cedar:
==> flow/design.v <==
module ALU #(
    parameter DATA_W = 32
)
(
    input                       i_clk,    
    input                       i_rst_n,  
    input                       i_valid,  
    input [DATA_W - 1 : 0]      i_A,      
    input [DATA_W - 1 : 0]      i_B,      
    input [         2 : 0]      i_inst,   
    output [2*DATA_W - 1 : 0]   o_data,   
    output                      o_done    
);
    parameter S_IDLE           = 2'd0;
    parameter S_ONE_CYCLE_OP   = 2'd1;
    parameter S_MULTI_CYCLE_OP = 2'd2;
    reg  [         1: 0] state, state_nxt;  
    reg  [  DATA_W-1: 0] operand_a, operand_a_nxt;
    reg  [  DATA_W-1: 0] operand_b, operand_b_nxt;
    reg  [         2: 0] inst, inst_nxt;
    wire [  DATA_W-1: 0] add_buf, sub_buf;
    reg  [  2*DATA_W: 0] shift_reg, shift_reg_nxt;
    reg                  done, done_nxt;
    reg  [         4: 0] counter;
    assign add_buf = operand_a + operand_b;
    assign sub_buf = operand_a - operand_b;
    assign o_data = shift_reg[ 2*DATA_W-1: 0];
    assign o_done = done;
    always @(*) begin
        if (i_valid) begin
            operand_a_nxt = i_A;
            operand_b_nxt = i_B;
            inst_nxt      = i_inst;
        end
        else begin
            operand_a_nxt = operand_a;
            operand_b_nxt = operand_b;
            inst_nxt      = inst;
        end
    end
    always @(*) begin
        case(state)
            S_IDLE           :  begin
                if (i_valid) state_nxt = (i_inst >= 6 ) ? S_MULTI_CYCLE_OP : S_ONE_CYCLE_OP;
                else state_nxt = state;
            end
            S_ONE_CYCLE_OP   :  state_nxt = S_IDLE;
            S_MULTI_CYCLE_OP :  state_nxt = (counter == 31) ? S_IDLE : state;           
            default : state_nxt = state;
        endcase
    end
    always @(posedge i_clk) begin 
        counter <= (state == S_MULTI_CYCLE_OP) ? counter + 5'd1 : 5'd0;
    end
    always @(*) begin
        shift_reg_nxt = shift_reg;
        case (state)
            S_IDLE          : begin
                shift_reg_nxt = 65'b0;
                done_nxt = 1'b0;
            end
            S_ONE_CYCLE_OP  : begin
                case (inst)
                    3'd0    : begin
                        if ((operand_a[DATA_W-1] == 1) && (operand_b[DATA_W-1] == 1) && (add_buf[DATA_W-1] == 0))
                            shift_reg_nxt[31:0] = {1'b1, 31'b0};
                        else if ((operand_a[DATA_W-1] == 0) && (operand_b[DATA_W-1] == 0) && (add_buf[DATA_W-1] == 1))
                            shift_reg_nxt[31:0] = {1'b0, {31{1'b1}}};
                        else
                            shift_reg_nxt[31:0] = add_buf;
                    end
                    3'd1    : begin
                        if ((operand_a[DATA_W-1] == 1) && (operand_b[DATA_W-1] == 0) && (sub_buf[DATA_W-1] == 0))
                            shift_reg_nxt[31:0] = {1'b1, 31'b0};
                        else if ((operand_a[DATA_W-1] == 0) && (operand_b[DATA_W-1] == 1) && (sub_buf[DATA_W-1] == 1))
                            shift_reg_nxt[31:0] = {1'b0, {31{1'b1}}};
                        else
                            shift_reg_nxt[31:0] = sub_buf;
                    end
                    3'd2    : shift_reg_nxt[31:0] = operand_a & operand_b;
                    3'd3    : shift_reg_nxt[31:0] = operand_a | operand_b;
                    3'd4    : shift_reg_nxt[31:0] = ($signed(operand_a) < $signed(operand_b)) ? 32'd1 : 32'd0;
                    3'd5    : shift_reg_nxt[31:0] = $signed(operand_a) >>> $signed(operand_b);
                    default : shift_reg_nxt[31:0] = shift_reg[31:0];
                endcase
                shift_reg_nxt[64:32] = 33'b0;
                done_nxt = 1'b1;
            end
            S_MULTI_CYCLE_OP: begin
                case (inst)
                    3'd6    : begin
                        if (counter == 0)
                            shift_reg_nxt[31:0] = operand_a;
                        else
                            shift_reg_nxt[31:0] = shift_reg[31:0];
                        if(shift_reg_nxt[0] == 1)
                            shift_reg_nxt[64:32] = shift_reg[63:32] + operand_b;
                        else
                            shift_reg_nxt[64:32] = shift_reg[63:32];
                        shift_reg_nxt = shift_reg_nxt >> 1;
                        if (counter == 31) 
                            done_nxt = 1'b1;
                        else 
                            done_nxt = 1'b0;
                    end
                    3'd7    :begin
                        if (counter == 0) begin
                            if ((operand_b == 1) && (operand_a[31] == 1)) begin
                                shift_reg_nxt[31:1] = operand_a[30:0];
                                shift_reg_nxt[32] = 0;
                                shift_reg_nxt[0] = 1;
                            end
                            else begin
                                shift_reg_nxt[32:1] = operand_a;
                                shift_reg_nxt[0] = 0;
                            end
                            shift_reg_nxt[63:33] = shift_reg[63:33];
                        end
                        else begin
                            if (shift_reg[63:32] >= operand_b) begin
                                shift_reg_nxt[63:32] = shift_reg[63:32] - operand_b;
                                shift_reg_nxt[0] = 1;
                            end
                            else begin
                                shift_reg_nxt[63:32] = shift_reg[63:32];
                                shift_reg_nxt[0] = 0;
                            end
                            shift_reg_nxt[31:1] = shift_reg[31:1];
                        end
                        if (counter == 31) 
                            done_nxt = 1'b1;
                        else begin
                            shift_reg_nxt = shift_reg_nxt << 1;
                            done_nxt = 1'b0;
                        end
                    end
                    default :begin
                        shift_reg_nxt = shift_reg;
                        done_nxt = done;
                    end
                endcase
            end
            default : begin
                shift_reg_nxt = shift_reg;
                done_nxt = 1'b0;
            end
        endcase
    end
    always @(posedge i_clk or negedge i_rst_n) begin
        if(!i_rst_n) begin 
            done <= 0;
        end
        else begin
            done <= done_nxt;
        end
    end
    always @(posedge i_clk or negedge i_rst_n) begin
        if (!i_rst_n) begin
            state       <= S_IDLE;
            operand_a   <= 0;
            operand_b   <= 0;
            inst        <= 0;
            shift_reg   <= 0;
        end
        else begin
            state       <= state_nxt;
            operand_a   <= operand_a_nxt;
            operand_b   <= operand_b_nxt;
            inst        <= inst_nxt;
            shift_reg   <= shift_reg_nxt;
        end
    end
endmodule
make LEC_CHECK=0 CAP_MARGIN=5 CELL_PAD_IN_SITES_DETAIL_PLACEMENT=2 CELL_PAD_IN_SITES_GLOBAL_PLACEMENT=3 CORE_ASPECT_RATIO=1.65 CORE_MARGIN=3 CORE_UTILIZATION=59 GPL_ROUTABILITY_DRIVEN=0 MIN_ROUTING_LAYER=met2 SLEW_MARGIN=20 TNS_END_PERCENT=65 finish   # period 7.0 ns
run.sh (not shown) runs the stock make flow with config.mk's settings and CLKGATE_MAP_FILE=.
Stage in which a tool error killed cedar: 3_1_place_gp_skip_io.
Inputs modified between cedar and amber:
# cedar
export LEC_CHECK = 0
export CAP_MARGIN = 5
export CELL_PAD_IN_SITES_DETAIL_PLACEMENT = 2
export CELL_PAD_IN_SITES_GLOBAL_PLACEMENT = 3
export CORE_ASPECT_RATIO = 1.65
export CORE_MARGIN = 3
export CORE_UTILIZATION = 59
export GPL_ROUTABILITY_DRIVEN = 0
export MIN_ROUTING_LAYER = met2
export SLEW_MARGIN = 20
export TNS_END_PERCENT = 65
create_clock -name core_clock -period 7.0 [get_ports {i_clk}]
# amber
export LEC_CHECK = 0
export CAP_MARGIN = 20
export CORE_MARGIN = 2
export CORE_UTILIZATION = 19
export SLEW_MARGIN = 20
create_clock -name core_clock -period 5.15 [get_ports {i_clk}]
--- outcome ---
Reported for amber and cedar, distinct cell type count of the synthesized netlist turned out identical to the last digit.
The standard cell core area reported for amber is greater than that of cedar by about 220%.
Having completed the whole flow, amber delivered a layout that passed the timing, DRC and antenna checks.
Changes observed in amber relative to cedar: row count picked up an extra about 40%; die span in y higher; die outline area saw an increase.
Relative to amber, the following input files were edited for juniper:
# amber
export LEC_CHECK = 0
export CAP_MARGIN = 20
export CORE_MARGIN = 2
export CORE_UTILIZATION = 19
export SLEW_MARGIN = 20
create_clock -name core_clock -period 5.15 [get_ports {i_clk}]
# juniper
export LEC_CHECK = 0
export CAP_MARGIN = 20
export CELL_PAD_IN_SITES_GLOBAL_PLACEMENT = 2
export CORE_MARGIN = 2
export CORE_UTILIZATION = 36
export CTS_CLUSTER_DIAMETER = 351
export CTS_CLUSTER_SIZE = 60
export PLACE_DENSITY = 0.89
export SLEW_MARGIN = 20
create_clock -name core_clock -period 7.0 [get_ports {i_clk}]
Notes after the runs:
- The global-route usage over all layers in juniper sits 13 points above the value recorded for amber.
- The post-route cell area reported for juniper is smaller than that of amber by about 4.7%.
- Diff juniper and amber: post-synthesis to final-layout area growth higher in amber
- Compared with amber, juniper shows a sequential share of layout area that is 0.79 points higher.
- juniper against amber: final critical path time including I/O delays and setup rose 0.88 ns, worst-case setup margin in the final layout rose 0.97 ns.
Here is what was changed in the inputs of umber compared with juniper.
# juniper
export LEC_CHECK = 0
export CAP_MARGIN = 20
export CELL_PAD_IN_SITES_GLOBAL_PLACEMENT = 2
export CORE_MARGIN = 2
export CORE_UTILIZATION = 36
export CTS_CLUSTER_DIAMETER = 351
export CTS_CLUSTER_SIZE = 60
export PLACE_DENSITY = 0.89
export SLEW_MARGIN = 20
create_clock -name core_clock -period 7.0 [get_ports {i_clk}]
# umber
export LEC_CHECK = 0
export CAP_MARGIN = 20
export CORE_MARGIN = 2
export CORE_UTILIZATION = 40
export SLEW_MARGIN = 20
create_clock -name core_clock -period 5.15 [get_ports {i_clk}]
Notes after the runs:
Maximum level of the CTS H-tree came out exactly the same in juniper and umber.
Changes observed in umber relative to juniper: synthesized cell count shows no meaningful change; buffer share of cell area shows an increase of 0.75 points; final critical path time including I/O delays and setup shows a reduction of 0.94 ns; area fraction in mux cells shows no meaningful change.
> inputs changed (umber -> harbor)
# umber
export LEC_CHECK = 0
export CAP_MARGIN = 20
export CORE_MARGIN = 2
export CORE_UTILIZATION = 40
export SLEW_MARGIN = 20
create_clock -name core_clock -period 5.15 [get_ports {i_clk}]
# harbor
export LEC_CHECK = 0
export CAP_MARGIN = 20
export CORE_MARGIN = 2
export CORE_UTILIZATION = 68
export CTS_CLUSTER_DIAMETER = 29
export CTS_CLUSTER_SIZE = 37
export SLEW_MARGIN = 20
create_clock -name core_clock -period 3.49 [get_ports {i_clk}]
Findings:
- Nothing crashed in harbor and all stages finished; the problem is that the final layout failed, the offending checks being setup timing.
- harbor against umber: share of cell area taken by multi-input logic gates decreased 2.6 points, synthesis-to-finish area growth increased 7.5 points, global-route usage over all layers increased 18 points, final area increased 6.6%.
- The critical path launch point comes out operand_b[16] in one run and operand_b[5] in the other, namely in harbor and umber respectively.
Relative to harbor, the following input files were edited for tundra:
# harbor
export LEC_CHECK = 0
export CAP_MARGIN = 20
export CORE_MARGIN = 2
export CORE_UTILIZATION = 68
export CTS_CLUSTER_DIAMETER = 29
export CTS_CLUSTER_SIZE = 37
export SLEW_MARGIN = 20
create_clock -name core_clock -period 3.49 [get_ports {i_clk}]
# tundra
export LEC_CHECK = 0
export CAP_MARGIN = 20
export CORE_MARGIN = 2
export CORE_UTILIZATION = 45
export SLEW_MARGIN = 20
create_clock -name core_clock -period 3.64 [get_ports {i_clk}]
[summary]
tundra vs harbor, final critical delay including setup and external delays went up by 0.0062 ns. From harbor to tundra the numbers moved as follows: global-route met2 utilization lost 16 points; non-clock buffer count now sits higher; final hold slack increased 0.011 ns; combinational share of power picked up an extra 1.3 points. The flow did not stop early for tundra: all stages ran, and the layout cleared the timing, DRC and antenna checks. Via total after detailed routing ends up lower on tundra. From harbor to tundra the numbers moved as follows: detailed-routed wire length on met3 lower; total design power lower. Relative to harbor, tundra improves worst path setup slack after routing.
No activity file was given, so power comes from the tool's default toggle rates.
